## mult16_top
module mult16_top (
  input         clk,
  input  [15:0] a,
  input  [15:0] b,
  output [31:0] p
);
For scale: about 7700 sq um of cells after synthesis.
export LEC_CHECK = 0
export CAP_MARGIN = 20
export CORE_MARGIN = 4
export CORE_UTILIZATION = 27
export GPL_TIMING_DRIVEN = 0
export PLACE_DENSITY_LB_ADDON = 0.17
export SLEW_MARGIN = 15
export TNS_END_PERCENT = 5
create_clock -name core_clock -period 24.8 [get_ports {clk}]
run.sh (not shown) runs the stock make flow with config.mk's settings and CLKGATE_MAP_FILE=.
The first run ran to the end with no violations.
Rerun with:
==> flow/config.mk (replaced) <==
export PLATFORM = sky130hd
export DESIGN_NAME = mult16_top
export DESIGN_NICKNAME = mult16_top
export VERILOG_FILES = /design/flow/design.v
export SDC_FILE = /design/flow/constraint.sdc
export NUM_CORES = 4
export LEC_CHECK = 0
export ABC_AREA = 1
export CAP_MARGIN = 20
export CORE_MARGIN = 2
export CORE_UTILIZATION = 68
export SLEW_MARGIN = 20
==> flow/constraint.sdc (replaced) <==
create_clock -name core_clock -period 21.7 [get_ports {clk}]
set_input_delay 4.3400 -clock core_clock [delete_from_list [all_inputs] [get_ports {clk}]]
set_output_delay 4.3400 -clock core_clock [all_outputs]
set_load 0.01 [all_outputs]
Outcome:
- worst setup slack degrades by 3.2 ns
- fmax falls by 0.88%
- worst hold slack gains 0.093 ns
- die area goes down by 59%
- sequential share of layout area grows by 1.2 points
- area after synthesis grows by 4.1%
- count of clock-buffer cells in the layout is unchanged
- via count rose by 0.55%
- non-clock buffer count went down by 43
Rerun with:
--- a/flow/config.mk
+++ b/flow/config.mk
@@ -7,6 +7,5 @@
 export LEC_CHECK = 0
-export ABC_AREA = 1
 export CAP_MARGIN = 20
 export CORE_MARGIN = 2
-export CORE_UTILIZATION = 68
+export CORE_UTILIZATION = 70
 export SLEW_MARGIN = 20
==> flow/constraint.sdc (replaced) <==
create_clock -name core_clock -period 3.75 [get_ports {clk}]
set_input_delay 0.7500 -clock core_clock [delete_from_list [all_inputs] [get_ports {clk}]]
set_output_delay 0.7500 -clock core_clock [all_outputs]
set_load 0.01 [all_outputs]
=> This time the run reached the layout checks and failed them: setup timing. Wire length rises by 21%. Sequential share of layout area falls by 0.98 points. First-iteration DRC count rises by 60%.
Rerun with:
--- a/flow/config.mk
+++ b/flow/config.mk
@@ -9,3 +9,3 @@
 export CORE_MARGIN = 2
-export CORE_UTILIZATION = 70
+export CORE_UTILIZATION = 40
 export SLEW_MARGIN = 20
==> flow/constraint.sdc (replaced) <==
create_clock -name core_clock -period 15.0 [get_ports {clk}]
set_input_delay 3.0000 -clock core_clock [delete_from_list [all_inputs] [get_ports {clk}]]
set_output_delay 3.0000 -clock core_clock [all_outputs]
set_load 0.01 [all_outputs]
After rerunning: This time the run completed with no timing, DRC or antenna violations. Setup slack gets better by 9.7 ns. Die size is higher by well over a third. Routed wire length is lower by about a fifth. Worst hold slack gets better by 0.18 ns.
Rerun with:
--- a/flow/config.mk
+++ b/flow/config.mk
@@ -7,5 +7,9 @@
 export LEC_CHECK = 0
-export CAP_MARGIN = 20
+export ABC_AREA = 0
+export CAP_MARGIN = 5
 export CORE_MARGIN = 2
-export CORE_UTILIZATION = 40
+export CORE_UTILIZATION = 47
+export CTS_CLUSTER_DIAMETER = 169
+export CTS_CLUSTER_SIZE = 98
+export PLACE_DENSITY = 0.42
 export SLEW_MARGIN = 20
Via count grows by about 1.2%.
Wire length grows by 2.4%.
Synthesized cell count is unchanged.
Synthesized area stays the same.
Worst setup slack gets worse by 0.020 ns.
Cell area shrinks by about 0.35%.
Rerun with:
==> flow/config.mk (replaced) <==
export PLATFORM = sky130hd
export DESIGN_NAME = mult16_top
export DESIGN_NICKNAME = mult16_top
export VERILOG_FILES = /design/flow/design.v
export SDC_FILE = /design/flow/constraint.sdc
export NUM_CORES = 4
export LEC_CHECK = 0
export CAP_MARGIN = 20
export CORE_ASPECT_RATIO = 0.5
export CORE_MARGIN = 2
export CORE_UTILIZATION = 63
export SETUP_SLACK_MARGIN = -1.43
export SLEW_MARGIN = 20
export TNS_END_PERCENT = 10
Result: The new run ran to the end with no violations. Sequential share of layout area is higher by 0.14 points. Flip-flop count is unchanged. Maximum frequency barely changes. Non-clock buffer count is lower by 1. Core utilization is higher by 18 points. Area after synthesis is unchanged. Worst setup slack gets better by 0.017 ns. Routed wire length hardly moves.

* * *

== main ==
mult16_top again, from the RTL that the note above started with.
Settings: LEC_CHECK=0, ABC_AREA=1, CAP_MARGIN=40, CELL_PAD_IN_SITES_DETAIL_PLACEMENT=2, CELL_PAD_IN_SITES_GLOBAL_PLACEMENT=2, CORE_ASPECT_RATIO=1.72, CORE_MARGIN=3, CORE_UTILIZATION=38, CTS_CLUSTER_SIZE=17, GPL_ROUTABILITY_DRIVEN=0, GPL_TIMING_DRIVEN=1, HOLD_SLACK_MARGIN=0.13, MAX_ROUTING_LAYER=met5, MIN_ROUTING_LAYER=met2, PLACE_DENSITY=0.8, SLEW_MARGIN=20; clock period 19.3 ns.
Edits applied to the flow inputs when going from main to the feature branch:
- CTS_CLUSTER_SIZE removed (was 17)
- PLACE_DENSITY removed (was 0.8)
- GPL_ROUTABILITY_DRIVEN removed (was 0)
- HOLD_SLACK_MARGIN removed (was 0.13)
- CORE_ASPECT_RATIO removed (was 1.72)
- MIN_ROUTING_LAYER removed (was met2)
- CORE_UTILIZATION changed from 38 to 57
- CELL_PAD_IN_SITES_GLOBAL_PLACEMENT removed (was 2)
- CORE_MARGIN changed from 3 to 2
- ABC_AREA removed (was 1)
- GPL_TIMING_DRIVEN removed (was 1)
- CAP_MARGIN changed from 40 to 20
- MAX_ROUTING_LAYER removed (was met5)
- CELL_PAD_IN_SITES_DETAIL_PLACEMENT removed (was 2)
- the clock period (ns, I/O delays scaled along) changed from 19.3 to 7.89
## What came out
Across both runs, x dimension of the die was higher for the feature branch than for main. [the feature branch] total track usage fell 5.7 points relative to main. Of the feature branch and main, the run reporting the higher time the final worst path needs with I/O delays and setup was main. On hold slack, main beats the feature branch. Status the feature branch: flow complete, layout not clean - setup timing. Of the feature branch and main, the run reporting the lower delay contributed by the slowest stage of the critical path was the feature branch. Diff main -> the feature branch: final cell count fell by about 6.5%, adder-cell share of the synthesized area rose by 2.4 points.
